==> flow/design.v (excerpt) <==
module amber_mul (
input                       i_clk,
input                       i_rst,           
input                       i_start,
input                       i_accumulate,    
input       [31:0]          i_a,             
input       [31:0]          i_b,             
input       [31:0]          i_c,             
output                      o_ready,
output                      o_done,
output      [31:0]          o_result,
output      [1:0]           o_flags          
);
reg         busy;
reg         acc_q;
reg  [31:0] a_q;
reg  [31:0] c_q;
reg         done_d1;
reg         done_d2;
reg         done_d3;
wire        mult_done;
wire        take;
wire [31:0] mult_a;
wire [1:0]  mult_function;
assign take          = i_start && !busy;
assign o_ready       = !busy;
assign mult_a        = done_d2 ? c_q : a_q;
assign mult_function = busy ? { acc_q, 1'd0 } : { i_accumulate, take };
always @ ( posedge i_clk )
    if ( take )
        begin
        acc_q <= i_accumulate;
        a_q   <= i_a;
        c_q   <= i_c;
        end
always @ ( posedge i_clk )
    if ( i_rst )
        begin
        busy    <= 1'd0;
        done_d1 <= 1'd0;
        done_d2 <= 1'd0;
        done_d3 <= 1'd0;
        end
    else
        begin
        busy    <= take ? 1'd1 : ( o_done ? 1'd0 : busy );
        done_d1 <= mult_done;
        done_d2 <= done_d1;
        done_d3 <= done_d2 && acc_q;
        end
assign o_done = busy && ( acc_q ? done_d3 : done_d2 );
a23_multiply u_multiply (
    .i_clk          ( i_clk          ),
    .i_rst          ( i_rst          ),
    .i_fetch_stall  ( 1'd0           ),
  ...
For scale: roughly 1500 cells after synthesis, about 140 I/O pins, roughly 11000 um^2 of cells after synthesis.
Settings: LEC_CHECK=0, ABC_AREA=1, CAP_MARGIN=40, CELL_PAD_IN_SITES_GLOBAL_PLACEMENT=0, CORE_ASPECT_RATIO=1.09, CORE_MARGIN=10, CORE_UTILIZATION=53, CTS_CLUSTER_DIAMETER=59, CTS_CLUSTER_SIZE=23, GPL_ROUTABILITY_DRIVEN=0, MAX_ROUTING_LAYER=met4, SLEW_MARGIN=20; clock period 3.95 ns.
run.sh (not shown) runs the stock make flow with config.mk's settings and CLKGATE_MAP_FILE=.
Change:
- ABC_AREA: 1 -> unset
- CELL_PAD_IN_SITES_GLOBAL_PLACEMENT: 0 -> unset
- CORE_ASPECT_RATIO: 1.09 -> unset
- CORE_MARGIN: 10 -> 2
- CORE_UTILIZATION: 53 -> 40
- CTS_CLUSTER_DIAMETER: 59 -> unset
- CTS_CLUSTER_SIZE: 23 -> unset
- MAX_ROUTING_LAYER: met4 -> unset
- clock period: 3.95 -> 5.0 ns (I/O delays scaled with it)
Synthesized cell count goes down by 32%.
Register-to-register slack gets better by 0.08 ns.
Sequential power went down by 21%.
First-iteration DRC count goes down by 38%.
Sequential share of layout area came out higher by 1.8 points.
Change:
- CAP_MARGIN: 40 -> 20
- CORE_ASPECT_RATIO: unset -> 0.5
- CORE_MARGIN: 2 -> 7
- CORE_UTILIZATION: 40 -> 55
- CTS_CLUSTER_DIAMETER: unset -> 364
- CTS_CLUSTER_SIZE: unset -> 91
- PLACE_DENSITY: unset -> 0.35
- TNS_END_PERCENT: unset -> 20
After rerunning:
- The changed run passed the timing, DRC and antenna checks
- global-route usage went up by 4.3 points
- setup slack is worse by 0.064 ns
- via count went up by 3.7%
- cell area went down by 1.2%
- count of clock-buffer cells in the layout went up by 1
- sequential power stays flat
Change:
- CORE_ASPECT_RATIO: 0.5 -> unset
- CORE_MARGIN: 7 -> 2
- CORE_UTILIZATION: 55 -> 40
- CTS_CLUSTER_DIAMETER: 364 -> unset
- CTS_CLUSTER_SIZE: 91 -> unset
- GPL_ROUTABILITY_DRIVEN: 0 -> unset
- GPL_TIMING_DRIVEN: unset -> 0
- PLACE_DENSITY: 0.35 -> unset
- PLACE_DENSITY_LB_ADDON: unset -> 0.23
- SETUP_SLACK_MARGIN: unset -> 0.35
- TNS_END_PERCENT: 20 -> unset
Outcome: Now the flow completed, yet does not pass: negative setup slack; core utilization falls by 16 points; power goes up by 3.5%; fmax went down by about 6%; non-clock buffer count goes up by 78; wire length rises by about 3.6%; sequential share of layout area drops by 2.7 points.

---

The RTL this note starts from:
==> flow/design.v <==
module a23_multiply (
input                       i_clk,
input                       i_rst,           
input                       i_fetch_stall,
input       [31:0]          i_a_in,          
input       [31:0]          i_b_in,          
input       [1:0]           i_function,
input                       i_execute,
output      [31:0]          o_out,
output      [1:0]           o_flags,         
output reg                  o_done           
);
wire        enable;
wire        accumulate;
wire [33:0] multiplier;
wire [33:0] multiplier_bar;
wire [33:0] sum;
wire [33:0] sum34_b;
reg  [5:0]  count;
reg  [5:0]  count_nxt;
reg  [67:0] product;
reg  [67:0] product_nxt;
reg  [1:0]  flags_nxt;
wire [32:0] sum_acc1;            
assign enable         = i_function[0];
assign accumulate     = i_function[1];
assign multiplier     =  { 2'd0, i_a_in} ;
assign multiplier_bar = ~{ 2'd0, i_a_in} + 34'd1 ;
assign sum34_b        =  product[1:0] == 2'b01 ? multiplier     :
                         product[1:0] == 2'b10 ? multiplier_bar :
                                                 34'd0          ;
    assign sum =  product[67:34] + sum34_b;
    assign sum_acc1 = {1'd0, product[32:1]} + {1'd0, i_a_in};
always @*
    begin
    count_nxt           = count;
    product_nxt         = product;
    flags_nxt   = { product[32], product[32:1] == 32'd0 }; 
    if ( count == 6'd0 )
        product_nxt = {33'd0, 1'd0, i_b_in, 1'd0 } ;
    else if ( count <= 6'd33 )
        product_nxt = { sum[33], sum, product[33:1]} ;
    else if ( count == 6'd34 && accumulate )
        begin
        product_nxt         = { product[64:33], sum_acc1[31:0], 1'd0};  
        end
    if (count == 6'd0)   
        count_nxt   = enable ? 6'd1 : 6'd0;
    else if ((count == 6'd34 && !accumulate) ||   
             (count == 6'd35 &&  accumulate)  )   
        count_nxt   = 6'd0;
    else
        count_nxt   = count + 1'd1;
    end
always @ ( posedge i_clk )
    if ( i_rst )
        begin
        count           <= 6'd0;
        o_done          <= 1'd0;
        end
    else if ( !i_fetch_stall )
        begin
        count           <= i_execute ? count_nxt          : count;           
        product         <= i_execute ? product_nxt        : product;        
        o_done          <= i_execute ? count == 6'd31     : o_done;          
        end
assign o_out   = product[32:1]; 
assign o_flags = flags_nxt;
endmodule
module amber_mul (
input                       i_clk,
input                       i_rst,           
input                       i_start,
input                       i_accumulate,    
input       [31:0]          i_a,             
input       [31:0]          i_b,             
input       [31:0]          i_c,             
output                      o_ready,
output                      o_done,
output      [31:0]          o_result,
output      [1:0]           o_flags          
);
reg         busy;
reg         acc_q;
reg  [31:0] a_q;
reg  [31:0] c_q;
reg         done_d1;
reg         done_d2;
reg         done_d3;
wire        mult_done;
wire        take;
wire [31:0] mult_a;
wire [1:0]  mult_function;
assign take          = i_start && !busy;
assign o_ready       = !busy;
assign mult_a        = done_d2 ? c_q : a_q;
assign mult_function = busy ? { acc_q, 1'd0 } : { i_accumulate, take };
always @ ( posedge i_clk )
    if ( take )
        begin
        acc_q <= i_accumulate;
        a_q   <= i_a;
        c_q   <= i_c;
        end
always @ ( posedge i_clk )
    if ( i_rst )
        begin
        busy    <= 1'd0;
        done_d1 <= 1'd0;
        done_d2 <= 1'd0;
        done_d3 <= 1'd0;
        end
    else
        begin
        busy    <= take ? 1'd1 : ( o_done ? 1'd0 : busy );
        done_d1 <= mult_done;
        done_d2 <= done_d1;
        done_d3 <= done_d2 && acc_q;
        end
assign o_done = busy && ( acc_q ? done_d3 : done_d2 );
a23_multiply u_multiply (
    .i_clk          ( i_clk          ),
    .i_rst          ( i_rst          ),
    .i_fetch_stall  ( 1'd0           ),
    .i_a_in         ( mult_a         ),
    .i_b_in         ( i_b            ),
    .i_function     ( mult_function  ),
    .i_execute      ( 1'd1           ),
    .o_out          ( o_result       ),
    .o_flags        ( o_flags        ),
    .o_done         ( mult_done      )
);
endmodule
make LEC_CHECK=0 CAP_MARGIN=20 CELL_PAD_IN_SITES_GLOBAL_PLACEMENT=3 CORE_ASPECT_RATIO=0.5 CORE_MARGIN=7 CORE_UTILIZATION=40 CTS_CLUSTER_DIAMETER=318 CTS_CLUSTER_SIZE=49 PLACE_DENSITY=0.35 SLEW_MARGIN=20 finish   # period 5.0 ns
Rerun with:
Settings changed: CAP_MARGIN 20 to 5, CELL_PAD_IN_SITES_GLOBAL_PLACEMENT 3 to default, CORE_ASPECT_RATIO 0.5 to default, CORE_MARGIN 7 to 2, CTS_CLUSTER_DIAMETER 318 to default, CTS_CLUSTER_SIZE 49 to default, GPL_ROUTABILITY_DRIVEN from default to 0, MAX_ROUTING_LAYER from default to met4, PLACE_DENSITY 0.35 to default.
Effect:
- worst setup slack is worse by 0.020 ns
- final cell count falls by 2.1%
- design area goes down by 2.2%
- total power is lower by 5.7%
- combinational power went down by about 5%
Rerun with:
Settings changed: CAP_MARGIN 5 to 20, CORE_ASPECT_RATIO from default to 1.31, CORE_MARGIN 2 to 7, CORE_UTILIZATION 40 to 56, CTS_CLUSTER_DIAMETER from default to 318, CTS_CLUSTER_SIZE from default to 49, GPL_ROUTABILITY_DRIVEN 0 to default, MAX_ROUTING_LAYER met4 to default, PLACE_DENSITY from default to 0.41, TNS_END_PERCENT from default to 15.
Effect:
- The new run finished clean
- synthesized cell count is unchanged
- power came out higher by 2.0%
- worst setup slack loses 0.026 ns
- count of clock-buffer cells in the layout came out lower by 3
- area after synthesis does not change
- sequential power barely changes
- wire length came out higher by 3.8%
- global-route usage came out higher by 4.3 points
- register-to-register slack loses 0.03 ns
- via count came out higher by 1.8%
- first-iteration DRC count came out lower by 21%
Rerun with:
Settings changed: CORE_ASPECT_RATIO 1.31 to default, CORE_MARGIN 7 to 2, CORE_UTILIZATION 56 to 40, CTS_CLUSTER_DIAMETER 318 to default, CTS_CLUSTER_SIZE 49 to default, PLACE_DENSITY 0.41 to 0.6, TNS_END_PERCENT 15 to default.
Global-route usage went down by 4.8 points.
Non-clock buffer count goes down by 3.
Synthesized cell count stays the same.
Combinational power hardly moves.
Worst hold slack is worse by 0.0068 ns.
Count of clock-buffer cells in the layout increases by 6.
Synthesized area stays the same.
Worst setup slack gets worse by 0.020 ns.
Routed wire length shrinks by 4.0%.
No activity file was given, so power comes from the tool's default toggle rates.
